==> fjord <==
Design uart_top, start of the top module:
module  uart_top(
								input  clk,
								input  rst_n,
								input  din,
								input sw8,
								output  reg  [23:0] pic_out,
								output  reg [16:0] addr,
								output  reg wr_ram,
								output  tx,
								output  reg pic_done,    
								output  reg  pic_download,    
								output  reg [7:0] rgb_led
								);
	wire   dout_vld;
	wire  [7:0] dout;
	reg [3:0] code_p;
	reg  [4:0]  cnt;
	reg  [3:0]  state;
	wire  [3:0]  code;
	wire [7:0]  temp;
	reg [23:0] pic_reg;
	parameter  monitor=0;   
	parameter  second=1 ;
	parameter  third=2 ;
	parameter   fouth=3;
	parameter   fiveth=4;
	parameter   sixth=5;
	parameter   send=6;
	parameter   stop=7;
	assign temp=(dout>8'd57)?(dout-8'd87):(dout-8'd48);
	assign code=temp[3:0];
	always  @ (posedge clk or negedge rst_n)
	    begin
			if  (!rst_n)
			   begin
			      state<=monitor;
				  wr_ram<=1;
				  pic_out<=0;
				  addr<=0;
				  pic_done<=0;
				  end
			else
	case (state)
	monitor:	begin
				   if (dout_vld)
						begin
						    wr_ram<=1;	
							pic_reg[23:20]<=code;
							state<=second;
							code_p<=code;
						end
				 else
				          state<=monitor;
					end
	second:	begin
					if (dout_vld)
							begin
								pic_reg[19:16]<=code;
								state<=third;
								rgb_led<={code_p,code};
  ...
make LEC_CHECK=0 ABC_AREA=1 CAP_MARGIN=20 CORE_MARGIN=2 CORE_UTILIZATION=70 CTS_CLUSTER_DIAMETER=233 CTS_CLUSTER_SIZE=23 PLACE_DENSITY_LB_ADDON=0.06 SETUP_SLACK_MARGIN=0.85 SLEW_MARGIN=20 finish   # period 2.93 ns
run.sh (not shown) runs the stock make flow with config.mk's settings and CLKGATE_MAP_FILE=.
==> xenon: changes against fjord <==
==> flow/config.mk (replaced) <==
export PLATFORM = sky130hd
export DESIGN_NAME = uart_top
export DESIGN_NICKNAME = uart_top
export VERILOG_FILES = /design/flow/design.v
export SDC_FILE = /design/flow/constraint.sdc
export NUM_CORES = 4
export LEC_CHECK = 0
export ABC_AREA = 1
export CAP_MARGIN = 40
export CORE_MARGIN = 2
export CORE_UTILIZATION = 72
export CTS_CLUSTER_SIZE = 95
export PLACE_DENSITY = 0.44
export SLEW_MARGIN = 20
export TNS_END_PERCENT = 20
==> flow/constraint.sdc (replaced) <==
create_clock -name core_clock -period 5.11 [get_ports {clk}]
set_input_delay 1.0220 -clock core_clock [delete_from_list [all_inputs] [get_ports {clk}]]
set_output_delay 1.0220 -clock core_clock [all_outputs]
set_load 0.01 [all_outputs]
==> harbor: changes against fjord <==
==> flow/config.mk (replaced) <==
export PLATFORM = sky130hd
export DESIGN_NAME = uart_top
export DESIGN_NICKNAME = uart_top
export VERILOG_FILES = /design/flow/design.v
export SDC_FILE = /design/flow/constraint.sdc
export NUM_CORES = 4
export LEC_CHECK = 0
export CAP_MARGIN = 20
export CORE_MARGIN = 2
export CORE_UTILIZATION = 40
export CTS_CLUSTER_DIAMETER = 343
export HOLD_SLACK_MARGIN = 0.04
export SLEW_MARGIN = 20
==> flow/constraint.sdc (replaced) <==
create_clock -name core_clock -period 10.0 [get_ports {clk}]
set_input_delay 2.0000 -clock core_clock [delete_from_list [all_inputs] [get_ports {clk}]]
set_output_delay 2.0000 -clock core_clock [all_outputs]
set_load 0.01 [all_outputs]
==> comparison table <==
quantity                                                                  harbor                        fjord                        xenon
Result of the run                               no timing/DRC/antenna violations  no timing/DRC/antenna violations  no timing/DRC/antenna violations
Final hold slack                                                        0.349 ns                     0.173 ns                     0.361 ns
Floorplan-stage core utilization                                           40.6%                        71.8%                        73.1%
Die extent in y                                                           133 um                       104 um                       103 um
Floorplan row count                                                           47                           36                           36
Post-synthesis xor/xnor area fraction                                      4.98%                        3.00%                        3.00%
Final routed wire length divided by cell count                           14.6 um                      18.7 um                      15.1 um
Number of vias per cell                                                     5.04                         6.01                         5.56
Setup slack on the worst flop-to-flop path                               6.37 ns                      0.20 ns                      1.94 ns
Detailed-routed wire length on met2                                      5.82 mm                      9.52 mm                      7.76 mm
Total non-filler cell area in the finished layout                      8010 um^2                    8750 um^2                    8290 um^2
Area fraction in compound gates after synthesis                            5.24%                        5.69%                        5.69%
Via count of the first global-routing pass                                  4162                         5594                         5263
Final core utilization                                                     48.8%                        89.5%                        86.5%
Cell area reported after detailed placement                            7410 um^2                    7760 um^2                    7690 um^2
Proportion of power drawn by flip-flops and latches                        43.7%                        35.6%                        41.6%
Post-Syn Instances                                                           528                          747                          747
Die Footprint                                                         17700 um^2                   10800 um^2                   10600 um^2
Sequential cell area                                                   4040 um^2                    4050 um^2                    4040 um^2
Worst setup endpoint                                 uart_rx.dout[3]$_DFFE_PN0P_  uart_rx.dout[1]$_DFFE_PN0P_  uart_rx.dout[1]$_DFFE_PN0P_
Global-route wire length before repair                                   20.8 mm                      26.8 mm                      23.5 mm

========
==> job 7372 <==
==> flow/design.v <==
`timescale 1ns / 1ps
module uart_rx(
               input               clk          ,		 
               input               rst_n        ,	
               input               din          ,
               output  reg [7:0]    dout         ,		
               output  reg         dout_vld     
               );
parameter    	   BPS	  =	217;	 
reg   [14:0]        cnt0         ;
wire                add_cnt0     ;
wire                end_cnt0     ;
reg   [ 3:0]        cnt1         ;
wire                add_cnt1     ;
wire                end_cnt1     ;
reg                 rx0          ;	
reg                 rx1          ;	
reg                 rx2          ;	
wire                rx_en        ;
reg                 flag_add     ;
always @ (posedge clk or negedge rst_n) begin
	if(!rst_n) begin
		rx0 <= 1'b1;
        rx1 <= 1'b1;
        rx2 <= 1'b1;
	end
	else begin
		rx0 <= din;
        rx1 <= rx0;
        rx2 <= rx1;
	end
end
assign rx_en = rx2 & ~rx1;	
always @(posedge clk or negedge rst_n)begin
    if(!rst_n)begin
        cnt0 <= 0;
    end
    else if(add_cnt0)begin
        if(end_cnt0)
            cnt0 <= 0;
        else
            cnt0 <= cnt0 + 1;
    end
end
assign add_cnt0 = flag_add;
assign end_cnt0 = add_cnt0 && cnt0==BPS-1 ;
always @(posedge clk or negedge rst_n)begin 
    if(!rst_n)begin
        cnt1 <= 0;
    end
    else if(add_cnt1)begin
        if(end_cnt1)
            cnt1 <= 0;
        else
            cnt1 <= cnt1 + 1;
    end
end
assign add_cnt1 = end_cnt0;
assign end_cnt1 = add_cnt1 && cnt1==9-1 ;  
always @ (posedge clk or negedge rst_n)begin
	if(!rst_n) begin
		flag_add <= 1'b0;
	end
	else if(rx_en) begin		
		flag_add <= 1'b1;	
	end
    else if(end_cnt1) begin		
		flag_add <= 1'b0;	
	end
end
always @ (posedge clk or negedge rst_n)begin
	if(!rst_n) begin
		dout <= 8'd0;
	end
	else if(add_cnt0 && cnt0==BPS/2-1 && cnt1!=0) begin		 
	    dout[cnt1-1]<= rx2 ;
	end
end
always @ (posedge clk or negedge rst_n)begin
	if(!rst_n) begin
		dout_vld <= 1'b0;
	end
    else if(end_cnt1) begin		
		dout_vld <= 1'b1;	
	end
	else begin	
        dout_vld <= 1'b0;			
	end
end
endmodule
`timescale 1ns / 1ps
module uart_tx(
                 input             clk    ,			
                 input             rst_n  ,		
                 input [7:0]       din    ,
                 input             din_vld,	  
                 output reg        rdy    ,   
                 output reg        dout   
             );
parameter         BPS    = 217;
reg   [7:0]       tx_data_tmp;	
reg               flag_add   ;
reg   [14:0]      cnt0       ;
wire              add_cnt0   ;
wire              end_cnt0   ;
reg   [ 3:0]      cnt1       ;
wire              add_cnt1   ;
wire              end_cnt1   ;
wire  [ 9:0]      data       ;
always  @(posedge clk or negedge rst_n)begin
    if(rst_n==1'b0)begin
        flag_add <= 0;
    end
    else if(flag_add==0 && din_vld)begin
        flag_add <= 1;
    end
    else if(end_cnt1)begin
        flag_add <= 0;
    end
end
always @(posedge clk or negedge rst_n)begin
    if(!rst_n)begin
        cnt0 <= 0;
    end
    else if(add_cnt0)begin
        if(end_cnt0)
            cnt0 <= 0;
        else
            cnt0 <= cnt0 + 1;
    end
end
assign add_cnt0 = flag_add;
assign end_cnt0 = add_cnt0 && cnt0==BPS-1 ;
always @(posedge clk or negedge rst_n)begin 
    if(!rst_n)begin
        cnt1 <= 0;
    end
    else if(add_cnt1)begin
        if(end_cnt1)
            cnt1 <= 0;
        else
            cnt1 <= cnt1 + 1;
    end
end
assign add_cnt1 = end_cnt0;
assign end_cnt1 = add_cnt1 && cnt1==10-1 ;
always @ (posedge clk or negedge rst_n) begin
	if(!rst_n) begin
		tx_data_tmp <=8'd0;
	end
	else if(flag_add==1'b0 && din_vld) begin	
		tx_data_tmp <= din;	
	end
end
always @ (posedge clk or negedge rst_n) begin
	if(!rst_n) begin
		dout <= 1'b1;
	end
	else if(add_cnt0 && cnt0==1-1)begin
        dout<= data[cnt1];
    end 
end
assign  data = {1'b1,tx_data_tmp,1'b0};  
always  @(*)begin
    if(din_vld || flag_add)
        rdy = 1'b0;
    else
        rdy = 1'b1;
end
endmodule
module  uart_top(
								input  clk,
								input  rst_n,
								input  din,
								input sw8,
								output  reg  [23:0] pic_out,
								output  reg [16:0] addr,
								output  reg wr_ram,
								output  tx,
								output  reg pic_done,    
								output  reg  pic_download,    
								output  reg [7:0] rgb_led
								);
	wire   dout_vld;
	wire  [7:0] dout;
	reg [3:0] code_p;
	reg  [4:0]  cnt;
	reg  [3:0]  state;
	wire  [3:0]  code;
	wire [7:0]  temp;
	reg [23:0] pic_reg;
	parameter  monitor=0;   
	parameter  second=1 ;
	parameter  third=2 ;
	parameter   fouth=3;
	parameter   fiveth=4;
	parameter   sixth=5;
	parameter   send=6;
	parameter   stop=7;
	assign temp=(dout>8'd57)?(dout-8'd87):(dout-8'd48);
	assign code=temp[3:0];
	always  @ (posedge clk or negedge rst_n)
	    begin
			if  (!rst_n)
			   begin
			      state<=monitor;
				  wr_ram<=1;
				  pic_out<=0;
				  addr<=0;
				  pic_done<=0;
				  end
			else
	case (state)
	monitor:	begin
				   if (dout_vld)
						begin
						    wr_ram<=1;	
							pic_reg[23:20]<=code;
							state<=second;
							code_p<=code;
						end
				 else
				          state<=monitor;
					end
	second:	begin
					if (dout_vld)
							begin
								pic_reg[19:16]<=code;
								state<=third;
								rgb_led<={code_p,code};
							end
					else
							state<=second;
					end
		third:		begin
					if (dout_vld)
						begin
							pic_reg[15:12]<=code;
							state<=fouth;
							code_p<=code;
						end
					else
						state<=third;
					end
		fouth:		begin
					if (dout_vld)
						begin
							pic_reg[11:8]<=code;
							state<=fiveth;
							rgb_led<={code_p,code};
						end
					else
						state<=fouth;
					end
		fiveth:		begin
					if (dout_vld)
						begin
							pic_reg[7:4]<=code;
							state<=sixth;
							code_p<=code;
						end
					else
						state<=fiveth;
					end
        sixth:		begin
					if (dout_vld)
						begin
							pic_reg[3:0]<=code;
							state<=send;
							rgb_led<={code_p,code};
						end
					else
						state<=sixth;
					end
		send: 	 begin
						wr_ram<=0;
						pic_out<=pic_reg;
						if (addr<479)
							begin
								addr<=addr+1;								
								pic_done<=0;
								state<=monitor;
							end
			         else if (addr==479)
					        begin								 
							     addr<=0;		
								 pic_done<=1;
								 state<=stop;								
							end	 
						end
		stop:  begin
					if  (sw8==1)
					    state<=monitor;
					else
						begin
						state<=stop;
						end
				  end
		     endcase
		end
		always  @ (posedge  clk or negedge rst_n)
		    begin
				if (!rst_n)
					cnt<=0;
				else if (state==send)
				    cnt<=cnt+1;
			    else 
					cnt<=cnt;
			end
		always  @ (posedge  clk or negedge rst_n)
			begin
				if (!rst_n)
					pic_download<=1;
		   else if (cnt>=15)
					pic_download<=0;
			else
					pic_download<=1;
			end
		uart_rx #(.BPS(16)) uart_rx(
								.clk(clk),
								.rst_n(rst_n),
								.din(din),
								.dout(dout),
								.dout_vld(dout_vld)
								);
	   uart_tx #(.BPS(16)) uart_tx(
                              .clk(clk)    ,			
                              .rst_n(rst_n)  ,		
							  .din_vld(dout_vld)    ,
							  .din(dout),
							  .dout(tx),
							  .rdy()
							); 
		endmodule 
==> flow/run.sh <==
#!/bin/bash
# the make line also repeats each setting of config.mk as NAME=value (left out here)
make -C /OpenROAD-flow-scripts/flow DESIGN_CONFIG=/design/flow/config.mk WORK_HOME=/design/flow/orfs CLKGATE_MAP_FILE= finish
==> flow/config.mk <==
export PLATFORM = sky130hd
export DESIGN_NAME = uart_top
export DESIGN_NICKNAME = uart_top
export VERILOG_FILES = /design/flow/design.v
export SDC_FILE = /design/flow/constraint.sdc
export NUM_CORES = 4
export LEC_CHECK = 0
export ABC_AREA = 1
export CAP_MARGIN = 30
export CORE_MARGIN = 2
export CORE_UTILIZATION = 68
export CTS_CLUSTER_DIAMETER = 260
export CTS_CLUSTER_SIZE = 72
export GPL_ROUTABILITY_DRIVEN = 1
export GPL_TIMING_DRIVEN = 1
export PLACE_DENSITY = 0.61
export SETUP_SLACK_MARGIN = 0.22
export SLEW_MARGIN = 20
==> flow/constraint.sdc <==
create_clock -name core_clock -period 2.16 [get_ports {clk}]
set_input_delay 0.4320 -clock core_clock [delete_from_list [all_inputs] [get_ports {clk}]]
set_output_delay 0.4320 -clock core_clock [all_outputs]
set_load 0.01 [all_outputs]
==> job 9902 (differences from job 7372) <==
- ABC_AREA: 1 -> not set
- CORE_UTILIZATION: 68 -> 70
- CTS_CLUSTER_DIAMETER: 260 -> 228
- CTS_CLUSTER_SIZE: 72 -> not set
- PLACE_DENSITY: 0.61 -> not set
- SETUP_SLACK_MARGIN: 0.22 -> not set
==> flow/constraint.sdc (replaced) <==
create_clock -name core_clock -period 3.25 [get_ports {clk}]
set_input_delay 0.6500 -clock core_clock [delete_from_list [all_inputs] [get_ports {clk}]]
set_output_delay 0.6500 -clock core_clock [all_outputs]
set_load 0.01 [all_outputs]
==> job 724 (differences from job 7372) <==
- ABC_AREA: 1 -> not set
- CAP_MARGIN: 30 -> 20
- CORE_UTILIZATION: 68 -> 40
- CTS_CLUSTER_DIAMETER: 260 -> not set
- CTS_CLUSTER_SIZE: 72 -> not set
- GPL_ROUTABILITY_DRIVEN: 1 -> not set
- GPL_TIMING_DRIVEN: 1 -> not set
- PLACE_DENSITY: 0.61 -> not set
- SETUP_SLACK_MARGIN: 0.22 -> not set
==> flow/constraint.sdc (replaced) <==
create_clock -name core_clock -period 3.68 [get_ports {clk}]
set_input_delay 0.7360 -clock core_clock [delete_from_list [all_inputs] [get_ports {clk}]]
set_output_delay 0.7360 -clock core_clock [all_outputs]
set_load 0.01 [all_outputs]
==> comparison table <==
quantity	job 7372	job 9902	job 724
Run status	failed layout checks	failed layout checks	no timing/DRC/antenna violations
Violated checks	negative setup slack	negative setup slack	-
Area share of and-or/or-and cells after synthesis	5.69%	5.24%	5.24%
Fill cell total of the finished layout	465	362	1443
Clock skew	0.0115 ns	0.00993 ns	0.00853 ns
Met3 Track Usage GR	6.00%	6.35%	4.25%
Switching Fraction	35.2%	32.7%	29.8%
Synth Net Count	773	554	554
Slew at the pin closest to its max-slew limit	0.612 ns	1.02 ns	0.932 ns
Wl on met1	6.70 mm	6.33 mm	5.57 mm
Worst Reg-to-Reg Cells	16	12	9
Required time of the critical path	2.58 ns	3.66 ns	3.99 ns
Destination of the worst register-to-register timing path	uart_rx.dout[3]	uart_rx.dout[5]	uart_rx.dout[7]
Peak Freq	354 MHz	284 MHz	288 MHz
Post-place instance area	0.00795 mm^2	0.00744 mm^2	0.00743 mm^2
Tool warning count	41	39	34
Reg-to-reg critical path startpoint	uart_rx.cnt1[0]	uart_rx.cnt1[0]	uart_rx.cnt1[1]
Most common cell type on the critical path	nand2_1	-	ha_1
Via count of the first global-routing pass	5713	4780	4116
Worst Slack Setup Final	-0.663 ns	-0.266 ns	0.205 ns
Relative slew slack	59.2%	31.2%	37.4%
Mux frac, synth	0.321%	8.70%	8.70%
Slowest cell on crit path	dfrtp_2	dfrtp_1	or3b_2
Cts repair resizes	38	18	0
Chip Area, Yosys	0.00702 mm^2	0.00666 mm^2	0.00666 mm^2
Count of clock-net buffers in the final layout	18	17	17
Power and IR drop assume default switching activity.
